==> flow/design.v <==
module uart_rx #(
    parameter CLOCKS_PER_PULSE = 4 ,  
              BITS_PER_WORD = 8,  
              W_OUT = 24  
) (
    input clk,rst_n,rx,
    output reg m_valid,
    output reg [W_OUT-1:0] m_data 
);
    localparam  IDLE    = 2'b00, 
                START   = 2'b01, 
                DATA    = 2'b10, 
                STOP    = 2'b11;
  	reg [1:0] state; 
    localparam NUM_WORDS = W_OUT / BITS_PER_WORD;
    reg[$clog2(CLOCKS_PER_PULSE)-1:0] c_clocks;
    reg[$clog2(BITS_PER_WORD)-1:0] c_bits;
    reg[$clog2(NUM_WORDS)-1:0] c_words;
    always @(posedge clk or negedge rst_n) begin
        if (!rst_n) begin
            {c_words,c_bits,c_clocks,m_valid,m_data} <= 1'b0;
            state <= IDLE;
        end else begin
            m_valid <= 0;
            case(state)
                IDLE: if(rx == 0)
                    state <= START;
                START: if(c_clocks == CLOCKS_PER_PULSE/2 - 1) begin
                        c_clocks <= 0;
                        state <= DATA;
                    end else begin
                        c_clocks <= c_clocks + 1;
                    end
              DATA:   if(c_clocks == CLOCKS_PER_PULSE-1)begin
                            c_clocks <= 0;
                            m_data <= {rx, m_data[W_OUT-1:1]};  
                            if(c_bits == BITS_PER_WORD-1) begin
                                c_bits <= 0;
                                state <= STOP;  
                                if(c_words == NUM_WORDS - 1) begin
                                    m_valid <= 1;  
                                    c_words <= 0;  
                                end else c_words <= c_words + 1;  
                            end else c_bits <= c_bits + 1;  
                        end else c_clocks <= c_clocks + 1;  
                STOP: if(c_clocks == CLOCKS_PER_PULSE - 1) begin
                        c_clocks <= 0;
                        state <= IDLE;  
                    end else c_clocks <= c_clocks + 1;
            endcase
        end
    end        
endmodule
module pwm_9ch #(
    parameter RESOLUTION = 16
)(
    input  wire                 clk,
    input  wire                 rst_n,
    input  wire [RESOLUTION-1:0] duty0,
    input  wire [RESOLUTION-1:0] duty1,
    input  wire [RESOLUTION-1:0] duty2,
    input  wire [RESOLUTION-1:0] duty3,
    input  wire [RESOLUTION-1:0] duty4,
    input  wire [RESOLUTION-1:0] duty5,
    input  wire [RESOLUTION-1:0] duty6,
    input  wire [RESOLUTION-1:0] duty7,
    input  wire [RESOLUTION-1:0] duty8,
    output reg  [8:0]           pwm_out
);
    reg [RESOLUTION-1:0] counter;
    always @(posedge clk or negedge rst_n) begin
        if (!rst_n)
            counter <= {RESOLUTION{1'b0}};
        else
            counter <= counter + 1;
    end
    always @(posedge clk or negedge rst_n) begin
        if (!rst_n) begin
            pwm_out <= 9'b0;
        end else begin
            pwm_out[0] <= (counter < duty0);
            pwm_out[1] <= (counter < duty1);
            pwm_out[2] <= (counter < duty2);
            pwm_out[3] <= (counter < duty3);
            pwm_out[4] <= (counter < duty4);
            pwm_out[5] <= (counter < duty5);
            pwm_out[6] <= (counter < duty6);
            pwm_out[7] <= (counter < duty7);
            pwm_out[8] <= (counter < duty8);
        end
    end
endmodule
module sev_seg_decorder(
    input [3:0] digit,
    output reg [6:0] seg
);
    always @(*)begin
        case(digit)
           4'd0: seg  = 7'b1000000;  
            4'd1: seg  = 7'b1111001;  
            4'd2: seg  = 7'b0100100;  
            4'd3: seg  = 7'b0110000;  
            4'd4: seg  = 7'b0011001;  
            4'd5: seg  = 7'b0010010;  
            4'd6: seg  = 7'b0000010;  
            4'd7: seg  = 7'b1111000;  
            4'd8: seg  = 7'b0000000;  
            4'd9: seg  = 7'b0010000;  
            4'd10: seg = 7'b0001000;  
            4'd11: seg = 7'b0000011;  
            4'd12: seg = 7'b1000110;  
            4'd13: seg = 7'b0100001;  
            4'd14: seg = 7'b0000110;  
            4'd15: seg = 7'b0001110;  
            default: seg = 7'b0111111;  
        endcase 
        end
endmodule
module uart_pwm_data_store #(
    parameter WIDTH = 16,
    parameter CHANNELS = 9
)(
    input  wire              clk,
    input  wire              rst_n,
    input  wire              rx_valid,
    input  wire [WIDTH-1:0]  rx_data,
    output reg  [3:0]        pkt_count,
    output reg [WIDTH-1:0] duty0,
    output reg [WIDTH-1:0] duty1,
    output reg [WIDTH-1:0] duty2,
    output reg [WIDTH-1:0] duty3,
    output reg [WIDTH-1:0] duty4,
    output reg [WIDTH-1:0] duty5,
    output reg [WIDTH-1:0] duty6,
    output reg [WIDTH-1:0] duty7,
    output reg [WIDTH-1:0] duty8
);
    reg [WIDTH-1:0] duty_reg [0:CHANNELS-1];
    integer k;
    always @(posedge clk or negedge rst_n) begin
        if (!rst_n) begin
            pkt_count <= 4'd0;
            for (k = 0; k < CHANNELS; k = k + 1)
                duty_reg[k] <= {WIDTH{1'b0}};
            duty0 <= 0; duty1 <= 0; duty2 <= 0;
            duty3 <= 0; duty4 <= 0; duty5 <= 0;
            duty6 <= 0; duty7 <= 0; duty8 <= 0;
        end else if (rx_valid) begin
            duty_reg[pkt_count] <= rx_data;
            duty0 <= duty_reg[0];
            duty1 <= duty_reg[1];
            duty2 <= duty_reg[2];
            duty3 <= duty_reg[3];
            duty4 <= duty_reg[4];
            duty5 <= duty_reg[5];
            duty6 <= duty_reg[6];
            duty7 <= duty_reg[7];
            duty8 <= duty_reg[8];
            if (pkt_count == CHANNELS-1)
                pkt_count <= 4'd0;
            else
                pkt_count <= pkt_count + 1;
        end
    end
endmodule
module uart_pwm_top (
    input  wire        clk,         
    input  wire        rst_n,       
    input  wire        uart_rx,     
    output wire [8:0]  pwm_out,     
    output wire [6:0] seg0,
    output wire [6:0] seg1,
    output wire [6:0] seg2,
    output wire [6:0] seg3,
    output wire [3:0] pkt_count
);
    wire        rx_valid;
    wire [15:0] rx_data;
    uart_rx #(.CLOCKS_PER_PULSE(434),  
              .BITS_PER_WORD(8), 
              .W_OUT(16) 
    ) uart_rx_inst (
        .clk(clk),
        .rst_n(rst_n),
        .rx(uart_rx),
        .m_data(rx_data),
        .m_valid(rx_valid)
    );
    wire [15:0] duty0, duty1, duty2, duty3, duty4, duty5, duty6, duty7, duty8;
    uart_pwm_data_store #(
        .WIDTH(16),
        .CHANNELS(9)
    ) data_store_inst (
        .clk(clk),
        .rst_n(rst_n),
        .rx_valid(rx_valid),
        .rx_data(rx_data),
        .pkt_count(pkt_count),
        .duty0(duty0), .duty1(duty1), .duty2(duty2),
        .duty3(duty3), .duty4(duty4), .duty5(duty5),
        .duty6(duty6), .duty7(duty7), .duty8(duty8)
    );
    pwm_9ch #(
        .RESOLUTION(16)
    ) pwm_inst (
        .clk(clk),
        .rst_n(rst_n),
        .duty0(duty0),
        .duty1(duty1),
        .duty2(duty2),
        .duty3(duty3),
        .duty4(duty4),
        .duty5(duty5),
        .duty6(duty6),
        .duty7(duty7),
        .duty8(duty8),
        .pwm_out(pwm_out)
    );
    wire [3:0] digit0 = rx_data[3:0];     
    wire [3:0] digit1 = rx_data[7:4];
    wire [3:0] digit2 = rx_data[11:8];
    wire [3:0] digit3 = rx_data[15:12];   
    sev_seg_decorder seg_inst0 (.digit(digit0), .seg(seg0));
    sev_seg_decorder seg_inst1 (.digit(digit1), .seg(seg1));
    sev_seg_decorder seg_inst2 (.digit(digit2), .seg(seg2));
    sev_seg_decorder seg_inst3 (.digit(digit3), .seg(seg3));
endmodule
==> flow/run.sh <==
#!/bin/bash
# the make line also repeats each setting of config.mk as NAME=value (left out here)
make -C /OpenROAD-flow-scripts/flow DESIGN_CONFIG=/design/flow/config.mk WORK_HOME=/design/flow/orfs CLKGATE_MAP_FILE= finish
==> flow/config.mk <==
export PLATFORM = sky130hd
export DESIGN_NAME = uart_pwm_top
export DESIGN_NICKNAME = uart_pwm_top
export VERILOG_FILES = /design/flow/design.v
export SDC_FILE = /design/flow/constraint.sdc
export NUM_CORES = 4
export LEC_CHECK = 0
export CAP_MARGIN = 20
export CORE_MARGIN = 2
export CORE_UTILIZATION = 69
export SLEW_MARGIN = 20
==> flow/constraint.sdc <==
create_clock -name core_clock -period 4.07 [get_ports {clk}]
set_input_delay 0.8140 -clock core_clock [delete_from_list [all_inputs] [get_ports {clk}]]
set_output_delay 0.8140 -clock core_clock [all_outputs]
set_load 0.01 [all_outputs]
==> results of run 1 <==
-- stage by stage --
stage | cells | area (µm²) | power (W)
global placement | 1927 | 18100 | 0.003635
floorplan | 1615 | 17460 | 0.003554
finish | 1990 | 19300 | 0.006833
detailed placement | 1927 | 18100 | 0.003637
global route | 1990 | 19300 | 0.007041
CTS | 1989 | 19280 | 0.006864
-- final cells by class --
class / count / area [µm²]
clock buffers: 54 / 1130
clock inverters: 8 / 42.54
fillers: 1710 / 5732
inverters: 181 / 679.4
multi-input cells: 1009 / 7629
flip-flops and latches: 351 / 8788
well taps: 330 / 412.9
repair buffers: 57 / 623.1
-- metal layers --
| metal | vias to the layer above | track usage, % |
|---|---|---|
| li1 | 5542 | - |
| met1 | 5940 | 45.36 |
| met2 | 304 | 51.17 |
| met3 | 78 | 4.647 |
| met4 | 0 | 9.574 |
| met5 | - | 0 |
==> metrics.csv, run 1 <==
stage,metric,value,unit
run_status,status,no timing/DRC/antenna violations,
critical_path,crit_path_start_kind,register,
critical_path,critPathArrivalTime,2.88,ns
grt,grt_pass1_wl,65030,µm
clocking,holdBufCountCts,0,
critical_path,slowest_stage,dfrtp_1,
floorplan,die_area,26590,µm²
floorplan,die_h,163.1,µm
logic_synthesis,aoi_share,10.63,%
timing,setup_ws,0.3765,ns
logic_synthesis,synth_top_area_share,50.16,%
placement,dp_slack,0.9753,ns
power,seq_power,0.00349,W
power,p_comb_share,1.1,%
clocking,cts_max_level,2,
logic_synthesis,synth_flops,351,
detailed_routing,vias_per_cell,5.962,
clocking,clk_pin_slew_worst_paths,0.06,ns
logic_synthesis,ys_sh_mux,10.77,%
critical_path,crit_required,3.26,ns
power,sw_frac_of_total,20.79,%
critical_path,path_class,register to output pin,
timing,finClkSkew,0.009920,ns
critical_path,cp_top_family,buffers and inverters,
logic_synthesis,synth_adder_area_share,12.11,%
critical_path,r2r_end,pwm_inst.pwm_out[8],
clocking,ctsResizeCount,0,
detailed_routing,drc_errors,0,
logic_synthesis,yosysTopAreaCell,dfrtp_1,
timing,maxSlewViolCount,0,
power,p_sw,0.001421,W
detailed_routing,antenna_cells,0,
power,p_clk,0.00327,W
logic_synthesis,ys_async_sr_fraction,100.0,%
detailed_routing,drtAntennaViolNets,0,
critical_path,crit_path_end_kind,output pin,
critical_path,ff2ff_setup_slack,1.35,ns
floorplan,rows,58,
critical_path,crit_top_cell,inv_1,
critical_path,critPathMaxFanout,14,
critical_path,crit_buf_inv,3,
grt,track_usage,31.78,%
detailed_routing,wl_met3,2152,µm
timing,fmax,270.7,MHz
grt,grt_overflow,0,
logic_synthesis,syn_area,17460,µm²
logic_synthesis,synthesis.nets,1787,
timing,slew_headroom,24.51,%
clocking,cts_setup_buffers,0,
timing,timing.hold.ws,0.3441,ns
grt,antenna_found_initial,0,
critical_path,endpoint,seg2[3],
timing,fin_tns_setup,0,ns
finish,utilization,77.11,%
logic_synthesis,synthXorXnorAreaFrac,1.104,%
clocking,root_buffer,clkbuf_16,
timing,finalCritPeriodShare,90.75,%
finish,area_delta_synth_final,10.57,%
floorplan,die-width,163.1,µm
critical_path,r2r-start,pwm_inst.counter[1],
logic_synthesis,simple_gate_share,9.073,%
logic_synthesis,synth-edff-count,0,
floorplan,ioPinCount,44,
grt,grt_max_degree,198,
floorplan,core,25040,µm²
finish,nets,1809,
detailed_routing,routed.top_layer,met4,
critical_path,startpoint,uart_rx_inst.m_data[8],
power,clkPwrFrac,47.8,%
placement,dp_hpwl,26050,µm
power,leakage,9.379,nW
critical_path,cpPeakStageDelay,0.69,ns
timing,setup_viol,0,
logic_synthesis,synth.logic.top_family,adder cells,
floorplan,fp_util,69.74,%
power,p_int,0.005412,W
job,warnings,57,
power,power_top_consumer,registers,
timing,fin_crit,3.693,ns
logic_synthesis,area_leaders,"dfrtp_1, ha_1, mux2_2",
logic_synthesis,synthCells,1615,
job,maxCapViolations,0,
logic_synthesis,synth_warnings,5,
timing,rsz0062_at_grt,false,
logic_synthesis,ys_types,53,
detailed_routing,drt-wirelength-per-cell,20.29,µm
logic_synthesis,ys_cells,1615,
logic_synthesis,flop_cell,dfrtp_1,
logic_synthesis,yosysMostFrequentCell,dfrtp_1,
timing,worst_slew_pin_slew,1.132,ns
grt,grt_pass1_vias,11920,
timing,hold_viol,0,
detailed_routing,dr.pass1.iters,5,
detailed_routing,dr.first_iter.drc_count,911,
clocking,numCtsBuffers,37,
placement,port_buffers,43,
clocking,clk_latency,0.52,ns
critical_path,cp_num_cells,5,
power,p_per_area,353.9,nW/µm²
logic_synthesis,common_cells,"dfrtp_1, nand2_1, o21ai_0, inv_1, ha_1",
logic_synthesis,yosys_area,17460,µm²
detailed_routing,totalWireLength,40380,µm
clocking,clock_sinks,351,
detailed_routing,wl_met1,18070,µm
power,sequentialPowerShare,51.1,%
critical_path,path_cells,inv_1 -> ha_1 -> inv_1 -> mux4_2 -> clkdlybuf4s50_1,
critical_path,worst-r2r-cell-count,4,
detailed_routing,dr_wl_met2,18960,µm
clocking,cts_tree,done,
logic_synthesis,syn_area_per_cell,10.81,µm²
power,peakVddDrop,0.3109,mV
power,comb_cell_power,0.0000782,W
detailed_routing,num_vias,11860,
clocking,cts.path.max_buffers,3,
hold_path,hold_path.class,input port to asynchronous set/reset pin,
logic_synthesis,yosys.stat.seqShare,50.32,%
placement,gp_congestion,0.8457,
==> run 2, diff against run 1 <==
CORE_UTILIZATION = 61   (was 69)
CTS_CLUSTER_SIZE = 97   (was unset)
clock period = 15.3 ns   (was 4.07 ns; I/O delays follow)
==> run 2 against run 1 <==
Compared with the run above: still clean; clock skew increased by 0.0057 ns; register-to-register slack improved by 11 ns; non-clock buffer count decreased by 4; wire length decreased by 2.1%; worst setup slack improved by 9.0 ns; flip-flop count unchanged; utilization decreased by 8.1 points; final area increased by 0.10%; via count decreased by 1.3%; critical endpoint unchanged; largest cell class unchanged.
==> metrics.csv, run 2 <==
stage,metric,value,unit,change
logic_synthesis,synth_top_area_share,50.16,%,unchanged
floorplan,rows,61,,+5.2%
detailed_routing,dr.first_iter.drc_count,654,,-28%
power,p_comb_share,1.0,%,about the same
timing,hold_viol,0,,unchanged
clocking,clock_sinks,351,,unchanged
logic_synthesis,synth_flops,351,,unchanged
detailed_routing,totalWireLength,39540,µm,-2.1%
power,p_int,0.001487,W,-73%
power,leakage,9.339,nW,-0.42%
finish,area_delta_synth_final,10.69,%,
detailed_routing,dr.pass1.iters,4,,-1
hold_path,min_to,data_store_inst.duty4[3],,
critical_path,slowest_stage,dfrtp_1,,
clocking,root_buffer,clkbuf_16,,
clocking,numCtsBuffers,37,,unchanged
logic_synthesis,ys_sh_mux,10.77,%,unchanged
logic_synthesis,synth.logic.top_family,adder cells,,
logic_synthesis,yosys.stat.seqShare,50.32,%,unchanged
logic_synthesis,simple_gate_share,9.073,%,unchanged
timing,finClkSkew,0.01558,ns,+0.005664 ns
critical_path,path_cells,inv_1 -> ha_1 -> inv_1 -> mux4_2 -> clkdlybuf4s50_1,,
power,p_sw,0.0003701,W,-74%
job,maxCapViolations,0,,unchanged
logic_synthesis,synth-edff-count,0,,unchanged
grt,track_usage,27.51,%,-4.3 points
timing,slew_headroom,27.91,%,+3.4 points
hold_path,hold_depth,2,,
logic_synthesis,yosys_area,17460,µm²,unchanged
timing,setup_viol,0,,unchanged
power,clkPwrFrac,49.0,%,+1.2 points
run_status,status,no timing/DRC/antenna violations,,
logic_synthesis,synthXorXnorAreaFrac,1.104,%,unchanged
power,peakVddDrop,0.06221,mV,-80%
placement,gp_congestion,0.8149,,-3.6%
finish,nets,1805,,-0.22%
clocking,cts.path.max_buffers,3,,unchanged
timing,fin_tns_setup,0,ns,unchanged
logic_synthesis,flop_cell,dfrtp_1,,
logic_synthesis,synthCells,1615,,unchanged
detailed_routing,antenna_cells,0,,unchanged
logic_synthesis,aoi_share,10.63,%,unchanged
logic_synthesis,yosysTopAreaCell,dfrtp_1,,
detailed_routing,drc_errors,0,,unchanged
clocking,cts_setup_buffers,0,,unchanged
critical_path,crit_required,12.24,ns,+8.98 ns
timing,finalCritPeriodShare,38.64,%,-52 points
critical_path,ff2ff_setup_slack,12.67,ns,+11.32 ns
power,sequentialPowerShare,50.0,%,-1.1 points
logic_synthesis,synthesis.nets,1787,,unchanged
critical_path,critPathMaxFanout,14,,unchanged
grt,grt_pass1_vias,12000,,+0.65%
logic_synthesis,ys_cells,1615,,unchanged
logic_synthesis,yosysMostFrequentCell,dfrtp_1,,
critical_path,r2r_end,data_store_inst.duty_reg[2][15],,
logic_synthesis,common_cells,"dfrtp_1, nand2_1, o21ai_0, inv_1, ha_1",,
clocking,cts_tree,done,,
logic_synthesis,area_leaders,"dfrtp_1, ha_1, mux2_2",,
timing,fin_crit,5.912,ns,
power,p_per_area,96.10,nW/µm²,-73%
critical_path,worst-r2r-cell-count,4,,unchanged
detailed_routing,drtAntennaViolNets,0,,unchanged
critical_path,cp_top_family,buffers and inverters,,
grt,use_met2,46.22,%,-5.0 points
logic_synthesis,synth_adder_area_share,12.11,%,unchanged
logic_synthesis,ys_types,53,,unchanged
finish,fin_cells,2034,,+2.2%
critical_path,crit_buf_inv,3,,unchanged
critical_path,crit_path_end_kind,output pin,,
finish,utilization,68.99,%,-8.1 points
timing,timing.hold.ws,0.4687,ns,+0.1247 ns
floorplan,die_h,173.2,µm,+6.2%
power,sw_frac_of_total,19.93,%,-0.86 points
critical_path,path_class,register to output pin,,
critical_path,crit_path_start_kind,register,,
floorplan,core,28010,µm²,+12%
placement,dp.cells,1972,,+2.3%
clocking,clk_pin_slew_worst_paths,0.06,ns,about the same
grt,antenna_found_initial,0,,unchanged
floorplan,fp_util,62.33,%,-7.4 points
critical_path,cp_num_cells,5,,unchanged
placement,dp_hpwl,25810,µm,-0.91%
power,comb_cell_power,0.0000188,W,
power,p_clk,0.000910,W,-72%
clocking,cts_max_level,2,,unchanged
grt,grt_pass1_wl,64980,µm,about the same
critical_path,critPathArrivalTime,2.85,ns,-0.03 ns
critical_path,cpPeakStageDelay,0.70,ns,about the same
placement,port_buffers,43,,unchanged
timing,maxSlewViolCount,0,,unchanged
critical_path,startpoint,uart_rx_inst.m_data[8],,
critical_path,crit_top_cell,inv_1,,
timing,fmax,169.2,MHz,
job,warnings,57,,unchanged
logic_synthesis,syn_area_per_cell,10.81,µm²,unchanged
grt,grt_use_met3,4.002,%,-0.65 points
floorplan,die-width,173.2,µm,+6.2%
power,seq_power,0.000928,W,-73%
critical_path,r2r-start,uart_rx_inst.m_valid,,
detailed_routing,num_vias,11710,,-1.3%
hold_path,min_from,data_store_inst.duty_reg[4][3],,
logic_synthesis,ys_async_sr_fraction,100.0,%,unchanged
timing,worst_slew_pin_slew,1.081,ns,-0.05102 ns
detailed_routing,vias_per_cell,5.756,,-3.5%
floorplan,die_area,29990,µm²,+13%
logic_synthesis,synth_warnings,5,,unchanged
detailed_routing,drt-wirelength-per-cell,19.44,µm,-4.2%
hold_path,hold_path.class,register to register,,
floorplan,ioPinCount,44,,unchanged
clocking,ctsResizeCount,0,,unchanged
timing,rsz0062_at_grt,false,,
clocking,holdBufCountCts,0,,unchanged
grt,grt_util_met1,37.48,%,-7.9 points
critical_path,endpoint,seg2[3],,
grt,grt_overflow,0,,unchanged
grt,grt_busiest_layer,met2,,
power,power_top_consumer,registers,,
logic_synthesis,syn_area,17460,µm²,unchanged
clocking,clk_latency,0.51,ns,about the same
grt,grt_max_degree,225,,+14%
## run 2: final cells by class
cell class / count / area, µm²
Fill cell: 2158 / 8686
Multi-Input combinational cell: 1009 / 7629
Clock buffer: 53 / 1046
Sequential cell: 351 / 8788
Inverter: 181 / 679.4
Clock inverter: 9 / 175.2
Timing Repair Buffer: 53 / 534.3
Tap cell: 378 / 473.0
## run 2: stage by stage
| stage | worst slack (ns) | instance area [µm²] | power, W |
|---|---|---|---|
| floorplan | 10.94 | 17460 | 0.0009455 |
| global placement | 9.532 | 18080 | 0.0009652 |
| detailed placement | 9.488 | 18100 | 0.0009655 |
| CTS | 9.362 | 19320 | 0.001876 |
| global route | 9.245 | 19320 | 0.001917 |
| finish | 9.389 | 19320 | 0.001857 |
## run 2: layer usage
layer  vias to the layer above  share of wire, %
li1                       5543                 -
met1                      5894                46
met2                       197                48
met3                        73               3.7
met4                         0               2.8
met5                         -                 0
==> run 3, diff against run 2 <==
ABC_AREA = 1   (was unset)
CAP_MARGIN = 0   (was 20)
CORE_ASPECT_RATIO = 1.18   (was unset)
CORE_UTILIZATION = 72   (was 61)
CTS_CLUSTER_SIZE = 15   (was 97)
PLACE_DENSITY_LB_ADDON = 0.02   (was unset)
SETUP_SLACK_MARGIN = 1.11   (was unset)
clock period = 3.79 ns   (was 15.3 ns; I/O delays follow)
==> run 3 against run 2 <==
Compared with the run above: clock skew is 0.0020 ns higher; first-iteration DRC count rose by 56%; cell count grew 17%; sequential power grew to 4.0 times the previous value; critical endpoint is now seg2[0]; sequential share of layout area fell by 0.25 points; via count up 17%; largest cell class unchanged.
==> metrics.csv, run 3 <==
stage,metric,value,unit,change
floorplan,die-width,146.5,µm,-15%
placement,dp_slack,1.033,ns,-8.455 ns
timing,setup_ws,1.119,ns,-8.269 ns
detailed_routing,vias_per_cell,5.768,,+0.22%
timing,setup_viol,0,,unchanged
timing,fin_crit,2.671,ns,
detailed_routing,dr.first_iter.drc_count,1022,,+56%
floorplan,die_h,172.2,µm,-0.59%
power,comb_cell_power,0.0000835,W,+340%
timing,fmax,374.4,MHz,
timing,finClkSkew,0.01762,ns,+0.002034 ns
detailed_routing,drtAntennaViolNets,0,,unchanged
timing,worst_slew_pin_slew,1.107,ns,+0.02594 ns
placement,port_buffers,43,,unchanged
power,p_int,0.005861,W,+290%
critical_path,cp_top_family,buffers and inverters,,
logic_synthesis,synth_warnings,5,,unchanged
critical_path,slowest_stage,dfrtp_2,,
logic_synthesis,synth_top_area_share,50.76,%,+0.59 points
clocking,root_buffer,clkbuf_16,,
finish,fill_cells,1406,,-35%
power,clkPwrFrac,48.3,%,-0.7 points
power,leakage,9.519,nW,+1.9%
critical_path,startpoint,uart_rx_inst.m_data[8],,
grt,grt_overflow,0,,unchanged
logic_synthesis,synth-edff-count,0,,unchanged
hold_path,hold_path.class,input port to asynchronous set/reset pin,,
power,sw_frac_of_total,20.90,%,+0.97 points
grt,grt_max_degree,130,,-42%
job,warnings,57,,unchanged
floorplan,rows,61,,unchanged
placement,dpl_cell_area,17830,µm²,-1.5%
critical_path,crit_path_start_kind,register,,
clocking,cts_max_level,2,,unchanged
finish,comb_area,7278,µm²,-4.6%
timing,maxSlewViolCount,0,,unchanged
finish,nets,2213,,+23%
floorplan,ioPinCount,44,,unchanged
logic_synthesis,ys_sh_mux,0,%,-11 points
critical_path,crit_required,3.03,ns,-9.21 ns
power,p_per_area,380.6,nW/µm²,+300%
logic_synthesis,yosys_area,17260,µm²,-1.2%
power,peakVddDrop,0.4225,mV,+580%
logic_synthesis,yosysMostFrequentCell,nand2_1,,
timing,fin_tns_setup,0,ns,unchanged
finish,area_delta_synth_final,12.81,%,
logic_synthesis,synth.logic.top_family,simple AND/OR/NAND/NOR gates,,
logic_synthesis,ys_cells,1984,,+23%
critical_path,path_cells,buf_4 -> ha_2 -> inv_1 -> o21ai_0 -> o21ai_1 -> nand2_1 -> clkdlybuf4s15_1,,
critical_path,ff2ff_setup_slack,1.48,ns,-11.19 ns
critical_path,critPathMaxFanout,4,,-10
clocking,clk_pin_slew_worst_paths,0.06,ns,about the same
detailed_routing,drt-wirelength-per-cell,17.18,µm,-12%
logic_synthesis,synthXorXnorAreaFrac,0.8121,%,-0.29 points
logic_synthesis,yosys.stat.seqShare,50.91,%,+0.59 points
critical_path,path_class,register to output pin,,
logic_synthesis,synth_flops,351,,unchanged
power,sequentialPowerShare,50.6,%,+0.6 points
logic_synthesis,syn_area_per_cell,8.697,µm²,-20%
critical_path,r2r-start,uart_rx_inst.m_valid,,
timing,timing.hold.ws,0.2544,ns,-0.2144 ns
critical_path,crit_path_end_kind,output pin,,
logic_synthesis,area_leaders,"dfrtp_1, nand2_1, ha_1",,
timing,rsz0062_at_grt,true,,
run_status,status,no timing/DRC/antenna violations,,
job,maxCapViolations,0,,unchanged
clocking,cts_tree,done,,
timing,finalCritPeriodShare,70.47,%,+32 points
finish,stdcell_area,19470,µm²,+0.73%
critical_path,crit_buf_inv,3,,unchanged
timing,hold_viol,0,,unchanged
logic_synthesis,syn_area,17260,µm²,-1.2%
power,p_sw,0.001548,W,+320%
floorplan,fp_util,73.17,%,+11 points
detailed_routing,drc_errors,0,,unchanged
floorplan,core,23580,µm²,-16%
critical_path,cp_num_cells,7,,+2
logic_synthesis,simple_gate_share,16.10,%,+7.0 points
critical_path,worst-r2r-cell-count,5,,+1
grt,track_usage,33.46,%,+5.9 points
critical_path,critPathArrivalTime,1.91,ns,-0.94 ns
logic_synthesis,synthCells,1984,,+23%
detailed_routing,num_vias,13730,,+17%
clocking,clock_sinks,351,,unchanged
critical_path,r2r_end,data_store_inst.pkt_count[3],,
grt,grt_pass1_wl,67370,µm,+3.7%
logic_synthesis,aoi_share,12.50,%,+1.9 points
logic_synthesis,ys_types,27,,-49%
grt,grt_pass1_vias,13820,,+15%
logic_synthesis,yosysTopAreaCell,dfrtp_1,,
grt,antenna_found_initial,0,,unchanged
logic_synthesis,synthesis.nets,2156,,+21%
power,p_comb_share,1.1,%,about the same
power,p_clk,0.00358,W,+290%
timing,slew_headroom,26.10,%,-1.8 points
critical_path,endpoint,seg2[0],,
clocking,holdBufCountCts,0,,unchanged
clocking,numCtsBuffers,37,,unchanged
power,power.total,0.007409,W,+300%
clocking,clk_latency,0.53,ns,+0.02 ns
power,power_top_consumer,registers,,
placement,gp_congestion,0.8256,,+1.3%
detailed_routing,antenna_cells,0,,unchanged
power,seq_power,0.00375,W,+300%
logic_synthesis,ys_async_sr_fraction,100.0,%,unchanged
detailed_routing,dr.pass1.iters,7,,+3
clocking,cts.path.max_buffers,3,,unchanged
logic_synthesis,common_cells,"nand2_1, dfrtp_1, o21ai_0, inv_1, ha_1",,
detailed_routing,totalWireLength,40910,µm,+3.5%
logic_synthesis,flop_cell,dfrtp_1,,
finish,flop_area,8805,µm²,+0.19%
logic_synthesis,synth_adder_area_share,12.25,%,+0.14 points
critical_path,cpPeakStageDelay,0.43,ns,-0.27 ns
placement,dp_hpwl,25430,µm,-1.5%
floorplan,die_area,25220,µm²,-16%
-- run 3: per-stage QoR --
step,std cells,util [%]
finish,2381,82.54
global route,2381,82.54
CTS,2374,82.24
detailed placement,2270,75.58
global placement,2270,75.58
floorplan,1984,-
-- run 3: area by class of cell --
cell class	instances	area share, %
Clock inverter	12	0.5142
Tap cell	315	2.025
Inverter	231	4.763
Timing Repair Buffer	105	4.403
Clock buffer	52	5.676
Sequential cell	351	45.23
Multi-Input combinational cell	1315	37.39
-- run 3: what timing repair did --
| item | in CTS | in global routing |
|---|---|---|
| pin swaps | 1 | 8 |
| setup endpoints to repair | 28 | 26 |
| gates resized | 76 | 53 |
| endpoints found under the hold margin | 0 | 0 |
| buffers inserted | 40 | 7 |
-- run 3: routing by layer --
layer | global-route usage [%] | vias to the layer above | wire [µm]
li1 | - | 6468 | -
met2 | 55.91 | 497 | 19800
met4 | 14.73 | 0 | 1704
met5 | 0 | - | 0
met1 | 43.83 | 6632 | 16850
met3 | 5.567 | 137 | 2555
==> run 4, diff against run 3 <==
ABC_AREA = unset   (was 1)
CAP_MARGIN = 15   (was 0)
CELL_PAD_IN_SITES_DETAIL_PLACEMENT = 2   (was unset)
CELL_PAD_IN_SITES_GLOBAL_PLACEMENT = 3   (was unset)
CORE_ASPECT_RATIO = 0.66   (was 1.18)
CORE_MARGIN = 3   (was 2)
CORE_UTILIZATION = 40   (was 72)
CTS_CLUSTER_DIAMETER = 173   (was unset)
CTS_CLUSTER_SIZE = 29   (was 15)
GPL_ROUTABILITY_DRIVEN = 1   (was unset)
HOLD_SLACK_MARGIN = 0.14   (was unset)
MAX_ROUTING_LAYER = met4   (was unset)
PLACE_DENSITY_LB_ADDON = 0.12   (was 0.02)
SETUP_SLACK_MARGIN = -0.53   (was 1.11)
TNS_END_PERCENT = 10   (was unset)
clock period = 20.0 ns   (was 3.79 ns; I/O delays follow)
==> run 4 against run 3 <==
Compared with the run above: still clean; flip-flop count unchanged; die size increased by 83%; synthesized cell count decreased by 19%; count of clock-buffer cells in the layout decreased by 31; utilization decreased by 38 points; worst setup slack improved by 12 ns; first-iteration DRC count decreased by 47%; cell count decreased by 8.2%; clock power decreased by 89%; critical path depth decreased by 2; global-route usage decreased by 11 points; hold slack improved by 0.18 ns.
==> metrics.csv, run 4 <==
stage,metric,value,unit,change
hold_path,min_to,data_store_inst.duty8[3],,
timing,rsz0062_at_grt,false,,
finish,fill_cells,4434,,+220%
logic_synthesis,ys_cells,1615,,-19%
power,p_comb_share,1.4,%,+0.3 points
power,comb_cell_power,0.0000154,W,
detailed_routing,dr.first_iter.drc_count,537,,-47%
logic_synthesis,yosysMostFrequentCell,dfrtp_1,,
clocking,numCtsBuffers,16,,-57%
grt,grt_overflow,0,,unchanged
floorplan,die_h,175.7,µm,+2.1%
logic_synthesis,simple_gate_share,9.073,%,-7.0 points
power,seq_power,0.000709,W,-81%
placement,gp_congestion,0.7457,,-9.7%
critical_path,startpoint,uart_rx_inst.m_data[9],,
logic_synthesis,synth_warnings,5,,unchanged
power,p_sw,0.0002483,W,-84%
power,power_top_consumer,registers,,
hold_path,hold_depth,2,,
critical_path,worst-r2r-cell-count,4,,-1
job,warnings,53,,-7.0%
clocking,holdBufCountCts,0,,unchanged
logic_synthesis,ys_types,53,,+96%
detailed_routing,num_vias,11650,,-15%
timing,fin_tns_setup,0,ns,unchanged
critical_path,cp_num_cells,5,,-2
clocking,clock_sinks,351,,unchanged
timing,finalCritPeriodShare,34.77,%,-36 points
critical_path,crit_required,16.00,ns,+12.97 ns
finish,flop_area,8788,µm²,-0.18%
floorplan,die_area,46250,µm²,+83%
logic_synthesis,syn_area,17460,µm²,+1.2%
critical_path,ff2ff_setup_slack,17.13,ns,+15.65 ns
logic_synthesis,synthCells,1615,,-19%
floorplan,die-width,263.2,µm,+80%
timing,fin_crit,6.954,ns,
placement,dp_hpwl,33460,µm,+32%
power,p_int,0.0008707,W,-85%
power,p_clk,0.000394,W,-89%
logic_synthesis,common_cells,"dfrtp_1, nand2_1, o21ai_0, inv_1, ha_1",,
logic_synthesis,synthesis.nets,1787,,-17%
logic_synthesis,flop_cell,dfrtp_1,,
finish,nets,1786,,-19%
logic_synthesis,area_leaders,"dfrtp_1, ha_1, mux2_2",,
floorplan,ioPinCount,44,,unchanged
critical_path,crit_path_end_kind,output pin,,
timing,hold_viol,0,,unchanged
logic_synthesis,yosys_area,17460,µm²,+1.2%
grt,antenna_found_initial,2,,+2
detailed_routing,totalWireLength,48740,µm,+19%
logic_synthesis,synthXorXnorAreaFrac,1.104,%,+0.29 points
finish,comb_area,7629,µm²,+4.8%
timing,maxSlewViolCount,0,,unchanged
logic_synthesis,yosys.stat.seqShare,50.32,%,-0.59 points
clocking,cts_tree,done,,
hold_path,min_from,data_store_inst.duty_reg[8][3],,
grt,grt_max_degree,200,,+54%
critical_path,critPathMaxFanout,15,,+11
critical_path,path_cells,inv_1 -> ha_1 -> mux2i_1 -> o21ai_0 -> clkdlybuf4s50_1,,
critical_path,r2r_end,data_store_inst.duty_reg[2][5],,
power,p_per_area,59.46,nW/µm²,-84%
critical_path,critPathArrivalTime,2.95,ns,+1.04 ns
logic_synthesis,ys_sh_mux,10.77,%,+11 points
power,sw_frac_of_total,22.19,%,+1.3 points
critical_path,cpPeakStageDelay,0.74,ns,+0.31 ns
detailed_routing,vias_per_cell,5.332,,-7.6%
finish,stdcell_area,18820,µm²,-3.3%
critical_path,slowest_stage,dfrtp_1,,
critical_path,crit_buf_inv,2,,-1
critical_path,r2r-start,uart_rx_inst.m_valid,,
finish,area_delta_synth_final,7.782,%,
logic_synthesis,yosysTopAreaCell,dfrtp_1,,
clocking,clk_latency,0.54,ns,about the same
grt,track_usage,22.25,%,-11 points
floorplan,core,42590,µm²,+81%
clocking,root_buffer,clkbuf_16,,
timing,fmax,143.8,MHz,
logic_synthesis,synth_top_area_share,50.16,%,-0.59 points
clocking,cts_setup_buffers,0,,-100%
placement,port_buffers,43,,unchanged
critical_path,endpoint,seg2[1],,
logic_synthesis,synth_adder_area_share,12.11,%,-0.14 points
logic_synthesis,synth_flops,351,,unchanged
timing,worst_slew_pin_slew,1.060,ns,-0.04727 ns
clocking,cts.path.max_buffers,3,,unchanged
logic_synthesis,synth-edff-count,0,,unchanged
critical_path,path_class,register to output pin,,
detailed_routing,drtAntennaViolNets,0,,unchanged
timing,slew_headroom,29.33,%,+3.2 points
power,leakage,8.984,nW,-5.6%
logic_synthesis,ys_async_sr_fraction,100.0,%,unchanged
clocking,ctsResizeCount,0,,-100%
placement,dpl_cell_area,18340,µm²,+2.9%
critical_path,crit_path_start_kind,register,,
clocking,clk_pin_slew_worst_paths,0.12,ns,+0.06 ns
power,sequentialPowerShare,63.4,%,+13 points
grt,grt_pass1_wl,78020,µm,+16%
detailed_routing,drt-wirelength-per-cell,22.31,µm,+30%
detailed_routing,antenna_cells,0,,unchanged
logic_synthesis,synth.logic.top_family,adder cells,,
grt,grt_pass1_vias,12880,,-6.8%
power,clkPwrFrac,35.2,%,-13 points
clocking,cts_max_level,1,,-1
logic_synthesis,syn_area_per_cell,10.81,µm²,+24%
detailed_routing,dr.pass1.iters,4,,-3
critical_path,cp_top_family,buffers and inverters,,
timing,finClkSkew,0.05199,ns,+0.03437 ns
timing,setup_viol,0,,unchanged
run_status,status,no timing/DRC/antenna violations,,
floorplan,rows,61,,unchanged
floorplan,fp_util,41.00,%,-32 points
job,maxCapViolations,0,,unchanged
logic_synthesis,aoi_share,10.63,%,-1.9 points
detailed_routing,drc_errors,0,,unchanged
power,peakVddDrop,0.07244,mV,-83%
hold_path,hold_path.class,register to register,,
## run 4: final cells by class
cell class	instances	area share (%)
Timing Repair Buffer	55	2.879
Tap cell	567	3.770
Clock inverter	1	0.1596
Clock buffer	21	2.340
Multi-Input combinational cell	1009	40.54
Inverter	181	3.610
Sequential cell	351	46.70
## run 4: per-layer routing
| metal | vias to the layer above | global-route usage [%] | share of wire (%) |
|---|---|---|---|
| li1 | 5448 | - | - |
| met2 | 58 | 35.60 | 46 |
| met4 | 0 | 2.868 | 1.1 |
| met3 | 34 | 2.100 | 1.7 |
| met1 | 6110 | 31.78 | 51 |
| met5 | - | - | 0 |
## run 4: stage by stage
stage | total power (W) | utilization [%] | setup WS [ns] | hold slack [ns] | std cells
floorplan | 0.0007233 | - | 14.70 | 0.4384 | 1615
global placement | 0.0007395 | 43.07 | 13.42 | 0.4528 | 2163
detailed placement | 0.0007400 | 43.07 | 13.36 | 0.4697 | 2163
CTS | 0.001141 | 44.18 | 12.99 | 0.4400 | 2185
global route | 0.001170 | 44.19 | 12.87 | 0.4976 | 2185
finish | 0.001119 | 44.19 | 13.05 | 0.4336 | 2185
==> run 5, diff against run 4 <==
ABC_AREA = 1   (was unset)
CAP_MARGIN = 20   (was 15)
CELL_PAD_IN_SITES_DETAIL_PLACEMENT = unset   (was 2)
CELL_PAD_IN_SITES_GLOBAL_PLACEMENT = unset   (was 3)
CORE_ASPECT_RATIO = 0.89   (was 0.66)
CORE_MARGIN = 2   (was 3)
CORE_UTILIZATION = 72   (was 40)
CTS_CLUSTER_DIAMETER = unset   (was 173)
CTS_CLUSTER_SIZE = 15   (was 29)
GPL_ROUTABILITY_DRIVEN = 0   (was 1)
HOLD_SLACK_MARGIN = unset   (was 0.14)
MAX_ROUTING_LAYER = unset   (was met4)
PLACE_DENSITY_LB_ADDON = 0.02   (was 0.12)
SETUP_SLACK_MARGIN = 1.11   (was -0.53)
TNS_END_PERCENT = unset   (was 10)
clock period = 3.79 ns   (was 20.0 ns; I/O delays follow)
==> run 5 against run 4 <==
Compared with the run above: still clean; cell count is 8.6% higher; sequential power went up to 5.3 times the previous value; global-route usage is 12 points higher; non-clock buffer count is 55 higher; power went up to 6.5 times the previous value; first-iteration DRC count is 140% higher; sequential share of layout area is 1.4 points lower; wire length is 14% lower; synthesized area is 1.2% lower; final area is 3.3% higher; count of clock-buffer cells in the layout is 35 higher; critical endpoint is now seg0[0].
==> metrics.csv, run 5 <==
stage,metric,value,unit,change
logic_synthesis,synth_flops,351,,unchanged
logic_synthesis,ys_cells,1984,,+23%
clocking,clk_latency,0.52,ns,-0.02 ns
critical_path,startpoint,uart_rx_inst.m_data[0],,
timing,setup_viol,0,,unchanged
grt,antenna_found_initial,0,,-2
detailed_routing,drc_errors,0,,unchanged
grt,grt_pass1_wl,67990,µm,-13%
timing,finClkSkew,0.01557,ns,-0.03642 ns
power,seq_power,0.00375,W,+430%
floorplan,die-width,168.1,µm,-36%
job,maxCapViolations,0,,unchanged
timing,maxSlewViolCount,0,,unchanged
grt,grt_max_degree,233,,+17%
logic_synthesis,syn_area_per_cell,8.697,µm²,-20%
critical_path,cp_num_cells,8,,+3
timing,timing.hold.ws,0.2546,ns,-0.1790 ns
finish,fill_cells,1464,,-67%
logic_synthesis,synthesis.nets,2156,,+21%
detailed_routing,dr.first_iter.drc_count,1305,,+140%
clocking,clock_sinks,351,,unchanged
grt,grt_pass1_vias,13440,,+4.3%
logic_synthesis,aoi_share,12.50,%,+1.9 points
logic_synthesis,yosys.stat.seqShare,50.91,%,+0.59 points
power,peakVddDrop,0.3022,mV,+320%
logic_synthesis,area_leaders,"dfrtp_1, nand2_1, ha_1",,
logic_synthesis,synth-edff-count,0,,unchanged
power,power.total,0.007218,W,+550%
floorplan,core,23610,µm²,-45%
clocking,cts_max_level,2,,+1
clocking,numCtsBuffers,36,,+20
timing,fmax,362.0,MHz,
detailed_routing,dr.pass1.iters,6,,+2
logic_synthesis,flop_cell,dfrtp_1,,
logic_synthesis,synth.logic.top_family,simple AND/OR/NAND/NOR gates,,
logic_synthesis,synth_top_area_share,50.76,%,+0.59 points
floorplan,die_h,150.0,µm,-15%
finish,fin_cells,2372,,+8.6%
clocking,cts.path.max_buffers,3,,unchanged
grt,grt_overflow,0,,unchanged
logic_synthesis,yosysTopAreaCell,dfrtp_1,,
critical_path,critPathArrivalTime,2.00,ns,-0.95 ns
power,sequentialPowerShare,51.9,%,-12 points
logic_synthesis,yosysMostFrequentCell,nand2_1,,
run_status,status,no timing/DRC/antenna violations,,
timing,worst_slew_pin_slew,0.9788,ns,-0.08126 ns
logic_synthesis,synthCells,1984,,+23%
clocking,cts_tree,done,,
timing,fin_tns_setup,0,ns,unchanged
critical_path,endpoint,seg0[0],,
floorplan,die_area,25220,µm²,-45%
power,clkPwrFrac,47.0,%,+12 points
critical_path,r2r-start,uart_rx_inst.c_clocks[1],,
hold_path,hold_path.class,input port to asynchronous set/reset pin,,
critical_path,path_class,register to output pin,,
critical_path,worst-r2r-cell-count,8,,+4
logic_synthesis,syn_area,17260,µm²,-1.2%
detailed_routing,num_vias,13740,,+18%
power,p_per_area,371.4,nW/µm²,+520%
power,comb_cell_power,0.0000814,W,+430%
detailed_routing,drt-wirelength-per-cell,17.69,µm,-21%
clocking,root_buffer,clkbuf_16,,
critical_path,crit_buf_inv,3,,+1
power,p_int,0.005709,W,+560%
logic_synthesis,synth_warnings,5,,unchanged
finish,nets,2217,,+24%
grt,track_usage,34.04,%,+12 points
placement,dp.cells,2257,,+4.3%
power,sw_frac_of_total,20.90,%,-1.3 points
critical_path,slowest_stage,dfrtp_1,,
power,p_comb_share,1.1,%,-0.3 points
critical_path,crit_path_end_kind,output pin,,
placement,port_buffers,43,,unchanged
logic_synthesis,simple_gate_share,16.10,%,+7.0 points
placement,dp_hpwl,26120,µm,-22%
logic_synthesis,ys_sh_mux,0,%,-11 points
logic_synthesis,ys_async_sr_fraction,100.0,%,unchanged
timing,fin_crit,2.763,ns,
power,leakage,9.524,nW,+6.0%
clocking,clk_pin_slew_worst_paths,0.06,ns,-0.06 ns
critical_path,critPathMaxFanout,3,,-12
logic_synthesis,common_cells,"nand2_1, dfrtp_1, o21ai_0, inv_1, ha_1",,
timing,rsz0062_at_grt,true,,
detailed_routing,antenna_cells,0,,unchanged
logic_synthesis,yosys_area,17260,µm²,-1.2%
logic_synthesis,synthXorXnorAreaFrac,0.8121,%,-0.29 points
critical_path,crit_path_start_kind,register,,
critical_path,cpPeakStageDelay,0.39,ns,-0.35 ns
detailed_routing,drtAntennaViolNets,0,,unchanged
job,warnings,57,,+7.5%
critical_path,cp_top_family,buffers and inverters,,
floorplan,rows,53,,-13%
logic_synthesis,synth_adder_area_share,12.25,%,+0.14 points
logic_synthesis,ys_types,27,,-49%
floorplan,ioPinCount,44,,unchanged
timing,hold_viol,0,,unchanged
power,p_clk,0.00339,W,+760%
critical_path,ff2ff_setup_slack,1.42,ns,-15.71 ns
detailed_routing,totalWireLength,41970,µm,-14%
critical_path,r2r_end,uart_rx_inst.m_data[7],,
power,power_top_consumer,registers,,
detailed_routing,vias_per_cell,5.793,,+8.6%
timing,finalCritPeriodShare,72.90,%,+38 points
critical_path,path_cells,clkinvlp_4 -> buf_4 -> ha_1 -> nand2_1 -> o21ai_2 -> o21ai_1 -> nand2_1 -> dlymetal6s2s_1,,
critical_path,crit_top_cell,nand2_1,,
critical_path,crit_required,3.03,ns,-12.97 ns
power,p_sw,0.001509,W,+510%
finish,area_delta_synth_final,12.61,%,
floorplan,fp_util,73.09,%,+32 points
timing,slew_headroom,34.59,%,+5.3 points
[run 5: what timing repair did]
action | 4_1_cts | 5_1_grt
pin swaps | 1 | 9
hold buffers | 0 | 0
buffers inserted | 38 | 14
gates resized | 76 | 68
setup endpoints to repair | 28 | 26
[run 5: metal layers]
layer	vias up	GRT usage (%)	wire length [µm]
met2	507	56.57	19900
met5	-	0	0
li1	6485	-	-
met3	97	5.131	2978
met1	6651	47.62	18010
met4	0	9.138	1082
[run 5: final cells by class]
cell class | instances | area, µm² | area share [%]
clock buffers | 56 | 1077 | 5.544
clock inverters | 7 | 40.04 | 0.2061
flip-flops and latches | 351 | 8806 | 45.32
repair buffers | 110 | 880.8 | 4.533
inverters | 231 | 927.1 | 4.771
multi-input cells | 1315 | 7322 | 37.68
well taps | 302 | 377.9 | 1.945
[run 5: per-stage QoR]
| stage | util (%) | instance area [µm²] | setup slack, ns |
|---|---|---|---|
| floorplan | - | 17260 | 1.604 |
| global placement | 75.44 | 17810 | 1.092 |
| detailed placement | 75.44 | 17810 | 0.9851 |
| CTS | 81.73 | 19290 | 0.8743 |
| global route | 82.31 | 19430 | 0.9866 |
| finish | 82.31 | 19430 | 1.027 |
==> run 6, diff against run 5 <==
CAP_MARGIN = 5   (was 20)
CELL_PAD_IN_SITES_DETAIL_PLACEMENT = 1   (was unset)
CORE_ASPECT_RATIO = unset   (was 0.89)
CORE_UTILIZATION = 32   (was 72)
CTS_CLUSTER_SIZE = 69   (was 15)
GPL_ROUTABILITY_DRIVEN = unset   (was 0)
PLACE_DENSITY_LB_ADDON = 0.08   (was 0.02)
SETUP_SLACK_MARGIN = 1.28   (was 1.11)
TNS_END_PERCENT = 40   (was unset)
clock period = 4.3 ns   (was 3.79 ns; I/O delays follow)
==> run 6 against run 5 <==
Compared with the run above: cell count rose by 17%; critical endpoint is now seg3[3]; hold slack improved by 0.031 ns; critical path depth is 2 lower; non-clock buffer count fell by 14; critical path type unchanged; first-iteration DRC count down 53%; flip-flop count unchanged; global-route usage shrank 16 points; sequential share of layout area decreased by 1.5 points; worst setup slack better by 0.15 ns; sequential power decreased by 12%; largest cell class unchanged.
==> metrics.csv, run 6 <==
stage,metric,value,unit,change
run_status,status,no timing/DRC/antenna violations,,
finish,area_delta_synth_final,16.36,%,
power,sw_frac_of_total,22.10,%,+1.2 points
logic_synthesis,yosys.stat.seqShare,50.91,%,unchanged
power,power.total,0.006869,W,-4.8%
placement,gp_congestion,0.8320,,
floorplan,ioPinCount,44,,unchanged
logic_synthesis,synth_warnings,5,,unchanged
power,comb_cell_power,0.0000786,W,-3.4%
logic_synthesis,yosysTopAreaCell,dfrtp_1,,
timing,timing.hold.ws,0.2860,ns,+0.03141 ns
critical_path,slowest_stage,clkdlybuf4s50_1,,
power,peakVddDrop,0.2629,mV,-13%
detailed_routing,drtAntennaViolNets,0,,unchanged
job,warnings,56,,-1.8%
critical_path,ff2ff_setup_slack,1.99,ns,+0.57 ns
placement,dp_hpwl,31980,µm,+22%
timing,finClkSkew,0.02152,ns,+0.005944 ns
logic_synthesis,ys_async_sr_fraction,100.0,%,unchanged
critical_path,crit_path_end_kind,output pin,,
clocking,cts.path.max_buffers,3,,unchanged
floorplan,die-width,236.2,µm,+41%
grt,track_usage,18.52,%,-16 points
clocking,numCtsBuffers,43,,+19%
critical_path,endpoint,seg3[3],,
floorplan,die_area,55800,µm²,+120%
detailed_routing,drt-wirelength-per-cell,17.86,µm,+0.96%
critical_path,worst-r2r-cell-count,8,,unchanged
power,leakage,9.637,nW,+1.2%
power,seq_power,0.00330,W,-12%
logic_synthesis,synth_adder_area_share,12.25,%,unchanged
timing,fin_crit,3.127,ns,
grt,grt_pass1_wl,80490,µm,+18%
critical_path,crit_path_start_kind,register,,
timing,hold_viol,0,,unchanged
timing,maxSlewViolCount,0,,unchanged
clocking,clk_latency,0.58,ns,+0.06 ns
clocking,root_buffer,clkbuf_16,,
floorplan,core,53600,µm²,+130%
logic_synthesis,ys_types,27,,unchanged
floorplan,rows,85,,+60%
logic_synthesis,syn_area_per_cell,8.697,µm²,unchanged
logic_synthesis,ys_sh_mux,0,%,unchanged
placement,dp.cells,2648,,+17%
logic_synthesis,yosysMostFrequentCell,nand2_1,,
timing,finalCritPeriodShare,72.73,%,-0.17 points
logic_synthesis,aoi_share,12.50,%,unchanged
finish,fill_cells,6322,,+330%
power,clkPwrFrac,50.8,%,+3.8 points
timing,worst_slew_pin_slew,0.9901,ns,+0.01132 ns
critical_path,critPathArrivalTime,2.27,ns,+0.27 ns
finish,fin_cells,2764,,+17%
detailed_routing,vias_per_cell,4.725,,-18%
detailed_routing,drc_errors,0,,unchanged
power,p_int,0.005351,W,-6.3%
critical_path,cpPeakStageDelay,0.53,ns,+0.14 ns
critical_path,critPathMaxFanout,3,,unchanged
critical_path,cp_top_family,buffers and inverters,,
logic_synthesis,simple_gate_share,16.10,%,unchanged
timing,slew_headroom,33.99,%,-0.60 points
power,power_top_consumer,clock,,
power,p_comb_share,1.1,%,about the same
power,sequentialPowerShare,48.1,%,-3.8 points
logic_synthesis,synthCells,1984,,unchanged
logic_synthesis,synth_top_area_share,50.76,%,unchanged
power,p_sw,0.001518,W,+0.64%
grt,grt_overflow,0,,unchanged
detailed_routing,num_vias,13060,,-5.0%
clocking,holdBufCountCts,0,,unchanged
job,maxCapViolations,0,,unchanged
timing,setup_viol,0,,unchanged
hold_path,hold_path.class,input port to asynchronous set/reset pin,,
critical_path,cp_num_cells,6,,-2
grt,grt_pass1_vias,13960,,+3.9%
detailed_routing,dr.pass1.iters,4,,-2
clocking,cts_tree,done,,
logic_synthesis,synthXorXnorAreaFrac,0.8121,%,unchanged
grt,grt_max_degree,221,,-5.2%
critical_path,path_cells,clkinvlp_4 -> ha_1 -> a21oi_2 -> o21ai_0 -> nand2_1 -> clkdlybuf4s50_1,,
critical_path,startpoint,uart_rx_inst.m_data[12],,
grt,antenna_found_initial,0,,unchanged
detailed_routing,dr.first_iter.drc_count,615,,-53%
clocking,cts_max_level,2,,unchanged
critical_path,crit_required,3.44,ns,+0.41 ns
logic_synthesis,flop_cell,dfrtp_1,,
logic_synthesis,synth_flops,351,,unchanged
clocking,clock_sinks,351,,unchanged
logic_synthesis,synthesis.nets,2156,,unchanged
critical_path,r2r_end,uart_rx_inst.m_data[7],,
critical_path,r2r-start,uart_rx_inst.c_clocks[1],,
detailed_routing,totalWireLength,49380,µm,+18%
logic_synthesis,area_leaders,"dfrtp_1, nand2_1, ha_1",,
timing,fin_tns_setup,0,ns,unchanged
placement,port_buffers,43,,unchanged
timing,fmax,319.8,MHz,
logic_synthesis,yosys_area,17260,µm²,unchanged
logic_synthesis,synth.logic.top_family,simple AND/OR/NAND/NOR gates,,
clocking,clk_pin_slew_worst_paths,0.06,ns,about the same
critical_path,path_class,register to output pin,,
critical_path,crit_buf_inv,2,,-1
logic_synthesis,ys_cells,1984,,unchanged
floorplan,fp_util,32.19,%,-41 points
power,p_clk,0.00349,W,+3%
timing,rsz0062_at_grt,true,,
floorplan,die_h,236.2,µm,+57%
logic_synthesis,synth-edff-count,0,,unchanged
logic_synthesis,common_cells,"nand2_1, dfrtp_1, o21ai_0, inv_1, ha_1",,
logic_synthesis,syn_area,17260,µm²,unchanged
finish,nets,2210,,-0.32%
power,p_per_area,342.1,nW/µm²,-7.9%
[run 6: layout make-up]
class,count,area [µm²],area share [%]
antenna,1,2.502,0.01246
clock buffer,61,1266,6.306
clock inverter,13,70.07,0.3490
inverter,231,927.1,4.618
multi-input combinational,1315,7247,36.09
sequential,351,8805,43.85
tap,696,870.8,4.337
timing repair buffer,96,889.6,4.431
[run 6: stage by stage]
step	cell area (µm²)	utilization, %	worst slack, ns
2_1_floorplan	17260	-	2.012
3_3_place_gp	18310	34.16	1.403
3_5_place_dp	18310	34.16	1.341
4_1_cts	20050	37.40	1.126
5_1_grt	20080	37.45	1.052
6_report	20080	37.46	1.173
[run 6: what timing repair did]
item | CTS | global route
gates resized | 45 | 11
setup buffers | 41 | 0
endpoints found under the setup margin | 28 | 20
[run 6: per-layer routing]
layer  up-vias  track usage, %  routed length, µm
met3        56           2.399               1158
met1      6422           27.05              25550
met5         -               0                  0
met4         0           5.198               1001
met2       122           28.77              21670
li1       6459               -                  -
==> run 7, diff against run 6 <==
CAP_MARGIN = 40   (was 5)
CELL_PAD_IN_SITES_DETAIL_PLACEMENT = unset   (was 1)
CELL_PAD_IN_SITES_GLOBAL_PLACEMENT = 0   (was unset)
CORE_ASPECT_RATIO = 1.17   (was unset)
CORE_UTILIZATION = 72   (was 32)
CTS_CLUSTER_DIAMETER = 30   (was unset)
CTS_CLUSTER_SIZE = 55   (was 69)
MAX_ROUTING_LAYER = met4   (was unset)
PLACE_DENSITY_LB_ADDON = 0.06   (was 0.08)
SETUP_SLACK_MARGIN = 1.09   (was 1.28)
TNS_END_PERCENT = 60   (was 40)
clock period = 3.79 ns   (was 4.3 ns; I/O delays follow)
==> run 7 against run 6 <==
Compared with the run above: still clean; die size is 55% lower; synthesized cell count unchanged; power rose by 29%; wire length shrank 10%; critical path depth is 1 higher; critical path type unchanged; highest routed layer unchanged.
==> metrics.csv, run 7 <==
stage,metric,value,unit,change
run_status,status,no timing/DRC/antenna violations,,
power,comb_cell_power,0.0000836,W,+6.4%
logic_synthesis,syn_area,17260,µm²,unchanged
timing,setup_viol,0,,unchanged
logic_synthesis,simple_gate_share,16.10,%,unchanged
detailed_routing,antenna_cells,0,,-1
timing,timing.hold.ws,0.1967,ns,-0.08928 ns
critical_path,ff2ff_setup_slack,1.38,ns,-0.61 ns
critical_path,startpoint,uart_rx_inst.m_data[8],,
logic_synthesis,yosys.stat.seqShare,50.91,%,unchanged
logic_synthesis,ys_sh_mux,0,%,unchanged
critical_path,slowest_stage,dfrtp_2,,
clocking,clock_sinks,351,,unchanged
floorplan,core,23660,µm²,-56%
detailed_routing,drc_errors,0,,unchanged
timing,finalCritPeriodShare,73.21,%,+0.48 points
logic_synthesis,yosys_area,17260,µm²,unchanged
power,clkPwrFrac,56.8,%,+6.0 points
timing,hold_viol,0,,unchanged
job,warnings,54,,-3.6%
critical_path,endpoint,seg2[6],,
critical_path,cp_num_cells,7,,+1
clocking,clk_latency,0.56,ns,-0.02 ns
power,p_clk,0.00503,W,+44%
job,maxCapViolations,0,,unchanged
power,seq_power,0.00375,W,+14%
logic_synthesis,ys_async_sr_fraction,100.0,%,unchanged
hold_path,hold_path.class,input port to asynchronous set/reset pin,,
detailed_routing,dr.pass1.iters,7,,+3
detailed_routing,totalWireLength,44290,µm,-10%
timing,fin_crit,2.775,ns,
critical_path,r2r_end,data_store_inst.duty1[7],,
critical_path,crit_buf_inv,2,,unchanged
logic_synthesis,syn_area_per_cell,8.697,µm²,unchanged
power,sw_frac_of_total,21.16,%,-0.94 points
critical_path,path_cells,buf_4 -> ha_1 -> nand2_1 -> nand2_1 -> a21oi_1 -> a21oi_1 -> dlygate4sd2_1,,
logic_synthesis,synth_top_area_share,50.76,%,unchanged
floorplan,fp_util,72.93,%,+41 points
logic_synthesis,yosysTopAreaCell,dfrtp_1,,
grt,grt_max_degree,86,,-61%
timing,fmax,360.4,MHz,
timing,worst_slew_pin_slew,0.7923,ns,-0.1978 ns
logic_synthesis,flop_cell,dfrtp_1,,
critical_path,crit_required,3.03,ns,-0.41 ns
clocking,numCtsBuffers,57,,+33%
power,power_top_consumer,clock,,
power,p_int,0.006994,W,+31%
logic_synthesis,synth_adder_area_share,12.25,%,unchanged
grt,antenna_found_initial,0,,unchanged
floorplan,rows,61,,-28%
power,sequentialPowerShare,42.3,%,-5.8 points
critical_path,cp_top_family,buffers and inverters,,
detailed_routing,num_vias,14170,,+8.5%
clocking,cts_tree,done,,
timing,finClkSkew,0.01295,ns,-0.008563 ns
logic_synthesis,synthesis.nets,2156,,unchanged
power,peakVddDrop,0.3597,mV,+37%
logic_synthesis,area_leaders,"dfrtp_1, nand2_1, ha_1",,
power,p_comb_share,0.9,%,-0.2 points
detailed_routing,vias_per_cell,5.837,,+24%
critical_path,critPathMaxFanout,4,,+1
floorplan,ioPinCount,44,,unchanged
logic_synthesis,synth-edff-count,0,,unchanged
critical_path,r2r-start,uart_rx_inst.m_valid,,
logic_synthesis,ys_cells,1984,,unchanged
logic_synthesis,common_cells,"nand2_1, dfrtp_1, o21ai_0, inv_1, ha_1",,
logic_synthesis,synthXorXnorAreaFrac,0.8121,%,unchanged
grt,track_usage,36.37,%,+18 points
critical_path,path_class,register to output pin,,
floorplan,die_h,171.5,µm,-27%
logic_synthesis,yosysMostFrequentCell,nand2_1,,
power,p_sw,0.001877,W,+24%
timing,slew_headroom,47.18,%,+13 points
clocking,root_buffer,clkbuf_16,,
detailed_routing,drtAntennaViolNets,0,,unchanged
floorplan,die_area,25220,µm²,-55%
grt,grt_pass1_vias,13940,,-0.093%
timing,fin_tns_setup,0,ns,unchanged
placement,port_buffers,43,,unchanged
grt,grt_overflow,0,,unchanged
placement,dp_hpwl,26490,µm,-17%
logic_synthesis,synth_warnings,5,,unchanged
finish,nets,2240,,+1.4%
clocking,cts.path.max_buffers,3,,unchanged
floorplan,die-width,147.1,µm,-38%
timing,maxSlewViolCount,0,,unchanged
logic_synthesis,ys_types,27,,unchanged
logic_synthesis,synth_flops,351,,unchanged
grt,grt_pass1_wl,70270,µm,-13%
timing,rsz0062_at_grt,true,,
clocking,cts_max_level,2,,unchanged
power,leakage,10.01,nW,+3.9%
critical_path,worst-r2r-cell-count,3,,-5
detailed_routing,dr.first_iter.drc_count,1052,,+71%
critical_path,crit_path_end_kind,output pin,,
detailed_routing,drt-wirelength-per-cell,18.24,µm,+2.1%
finish,area_delta_synth_final,18.03,%,
logic_synthesis,synth.logic.top_family,simple AND/OR/NAND/NOR gates,,
critical_path,cpPeakStageDelay,0.42,ns,-0.11 ns
critical_path,crit_path_start_kind,register,,
clocking,clk_pin_slew_worst_paths,0.05,ns,about the same
placement,gp_congestion,0.8680,,+4.3%
logic_synthesis,aoi_share,12.50,%,unchanged
logic_synthesis,synthCells,1984,,unchanged
power,p_per_area,435.6,nW/µm²,+27%
critical_path,critPathArrivalTime,2.02,ns,-0.25 ns
## run 7: cell type report
cell class / count / area, µm²
multi-input cells: 1315 / 7370
flip-flops and latches: 351 / 8807
clock buffers: 75 / 1554
well taps: 315 / 394.1
inverters: 231 / 927.1
fillers: 1302 / 3293
clock inverters: 29 / 330.3
repair buffers: 112 / 984.7
## run 7: repair_timing
action / CTS / global route
hold buffers: 0 / 0
gates resized: 84 / 72
gates cloned: 0 / 0
pin swaps: 2 / 14
buffers inserted: 39 / 12
setup endpoints to repair: 28 / 63
## run 7: per-stage QoR
step           worst slack (ns)  std cells  utilization, %  total power [W]  instance area, µm²
6_report                  1.015       2428           86.08         0.008872               20370
5_1_grt                  0.9576       2428           86.08         0.009100               20370
4_1_cts                  0.8550       2416           85.16         0.008886               20150
3_5_place_dp              1.016       2273           75.53         0.003904               17870
3_3_place_gp              1.081       2272           75.46         0.003903               17850
2_1_floorplan             1.604       1984               -         0.003817               17260
## run 7: layer usage
layer	up-vias	global-route usage [%]	share of wire (%)
li1	6553	-	-
met1	6927	46.42	41
met2	551	57.90	48
met3	142	5.756	6.5
met4	0	17.27	4.5
met5	-	-	0
==> run 8, diff against run 7 <==
CAP_MARGIN = 20   (was 40)
CELL_PAD_IN_SITES_GLOBAL_PLACEMENT = unset   (was 0)
CORE_ASPECT_RATIO = unset   (was 1.17)
CTS_CLUSTER_DIAMETER = unset   (was 30)
CTS_CLUSTER_SIZE = 50   (was 55)
MAX_ROUTING_LAYER = unset   (was met4)
PLACE_DENSITY_LB_ADDON = 0.02   (was 0.06)
SETUP_SLACK_MARGIN = 1.07   (was 1.09)
TNS_END_PERCENT = unset   (was 60)
==> run 8 against run 7 <==
Compared with the run above: final area is 4.2% lower; still clean; synthesized area stayed put; non-clock buffer count is 7 lower; highest routed layer unchanged; global-route usage is 2.2 points lower.
==> metrics.csv, run 8 <==
stage,metric,value,unit,change
timing,fin_crit,2.768,ns,-0.006900 ns
critical_path,critPathMaxFanout,6,,+2
critical_path,path_class,register to output pin,,
power,p_per_area,386.4,nW/µm²,-11%
finish,utilization,83.16,%,-2.9 points
logic_synthesis,ys_types,27,,unchanged
clocking,clk_pin_slew_worst_paths,0.06,ns,about the same
timing,setup_viol,0,,unchanged
critical_path,crit_buf_inv,3,,+1
logic_synthesis,flop_cell,dfrtp_1,,
logic_synthesis,aoi_share,12.50,%,unchanged
grt,grt_pass1_vias,13770,,-1.3%
logic_synthesis,yosysTopAreaCell,dfrtp_1,,
power,sequentialPowerShare,49.7,%,+7.4 points
placement,port_buffers,43,,unchanged
logic_synthesis,synth_adder_area_share,12.25,%,unchanged
critical_path,cp_num_cells,7,,unchanged
floorplan,ioPinCount,44,,unchanged
critical_path,critPathArrivalTime,2.01,ns,about the same
logic_synthesis,syn_area_per_cell,8.697,µm²,unchanged
critical_path,ff2ff_setup_slack,1.42,ns,+0.04 ns
timing,slew_headroom,34.12,%,-13 points
clocking,numCtsBuffers,37,,-35%
power,sw_frac_of_total,20.30,%,-0.86 points
logic_synthesis,yosys.stat.seqShare,50.91,%,unchanged
detailed_routing,dr.first_iter.drc_count,1046,,-0.57%
clocking,clk_latency,0.51,ns,-0.05 ns
power,p_int,0.006012,W,-14%
logic_synthesis,synthXorXnorAreaFrac,0.8121,%,unchanged
logic_synthesis,synth-edff-count,0,,unchanged
critical_path,cpPeakStageDelay,0.43,ns,about the same
logic_synthesis,area_leaders,"dfrtp_1, nand2_1, ha_1",,
logic_synthesis,ys_async_sr_fraction,100.0,%,unchanged
job,warnings,53,,-1.9%
detailed_routing,antenna_cells,0,,unchanged
detailed_routing,drc_errors,0,,unchanged
power,seq_power,0.00375,W,about the same
logic_synthesis,yosys_area,17260,µm²,unchanged
logic_synthesis,synth_top_area_share,50.76,%,unchanged
timing,hold_viol,0,,unchanged
detailed_routing,drtAntennaViolNets,0,,unchanged
finish,flop_area,8803,µm²,about the same
clocking,cts_max_level,2,,unchanged
logic_synthesis,synth_flops,351,,unchanged
power,comb_cell_power,0.0000840,W,
floorplan,die-width,158.8,µm,+7.9%
clocking,clock_sinks,351,,unchanged
timing,maxSlewViolCount,0,,unchanged
detailed_routing,dr.pass1.iters,6,,-1
finish,area_delta_synth_final,13.12,%,
run_status,status,no timing/DRC/antenna violations,,
logic_synthesis,synthesis.nets,2156,,unchanged
detailed_routing,num_vias,13820,,-2.5%
critical_path,startpoint,uart_rx_inst.m_data[13],,
critical_path,crit_path_end_kind,output pin,,
floorplan,die_area,25220,µm²,about the same
placement,gp_congestion,0.8729,,+0.56%
critical_path,path_cells,clkinvlp_4 -> ha_2 -> inv_1 -> o21ai_0 -> o21ai_1 -> nand2_1 -> clkdlybuf4s15_1,,
logic_synthesis,ys_sh_mux,0,%,unchanged
power,p_sw,0.001531,W,-18%
logic_synthesis,synthCells,1984,,unchanged
logic_synthesis,common_cells,"nand2_1, dfrtp_1, o21ai_0, inv_1, ha_1",,
critical_path,slowest_stage,dfrtp_2,,
placement,dp_hpwl,26110,µm,-1.4%
detailed_routing,vias_per_cell,5.792,,-0.77%
clocking,root_buffer,clkbuf_16,,
finish,fill_cells,1405,,+7.9%
power,power_top_consumer,registers,,
power,clkPwrFrac,49.2,%,-7.6 points
hold_path,hold_path.class,input port to asynchronous set/reset pin,,
grt,grt_max_degree,91,,+5.8%
==> run 8: routing by layer <==
metal | vias up | routed length [µm] | global-route usage [%]
met1 | 6668 | 17760 | 47.08
met5 | - | 0 | 0
met2 | 562 | 20430 | 55.90
met4 | 0 | 1307 | 12.05
met3 | 113 | 3060 | 5.146
li1 | 6472 | - | -
==> run 8: metrics by stage <==
stage               std cells  total power [W]  hold WS [ns]  worst slack, ns  instance area, µm²
floorplan                1984         0.003817        0.4422            1.604               17260
global placement         2275         0.003904        0.4565            1.045               17850
detailed placement       2275         0.003904        0.4594           0.9753               17850
CTS                      2376         0.007570        0.2431           0.8515               19420
global route             2385         0.007742        0.2578           0.9905               19520
finish                   2385         0.007543        0.2079            1.022               19520
==> run 8: timing repair <==
action / 4_1_cts / 5_1_grt
endpoints found under the setup margin: 28 / 21
pin swaps: 1 / 4
gates resized: 63 / 53
setup buffers: 37 / 9
==> run 8: cell type report <==
type | count | share of cell area [%]
Timing Repair Buffer | 105 | 4.545
Tap cell | 319 | 2.045
Clock inverter | 14 | 1.045
Multi-Input combinational cell | 1315 | 37.22
Clock buffer | 50 | 5.301
Sequential cell | 351 | 45.10
Inverter | 231 | 4.750
Power is estimated from default activity; no workload was simulated.
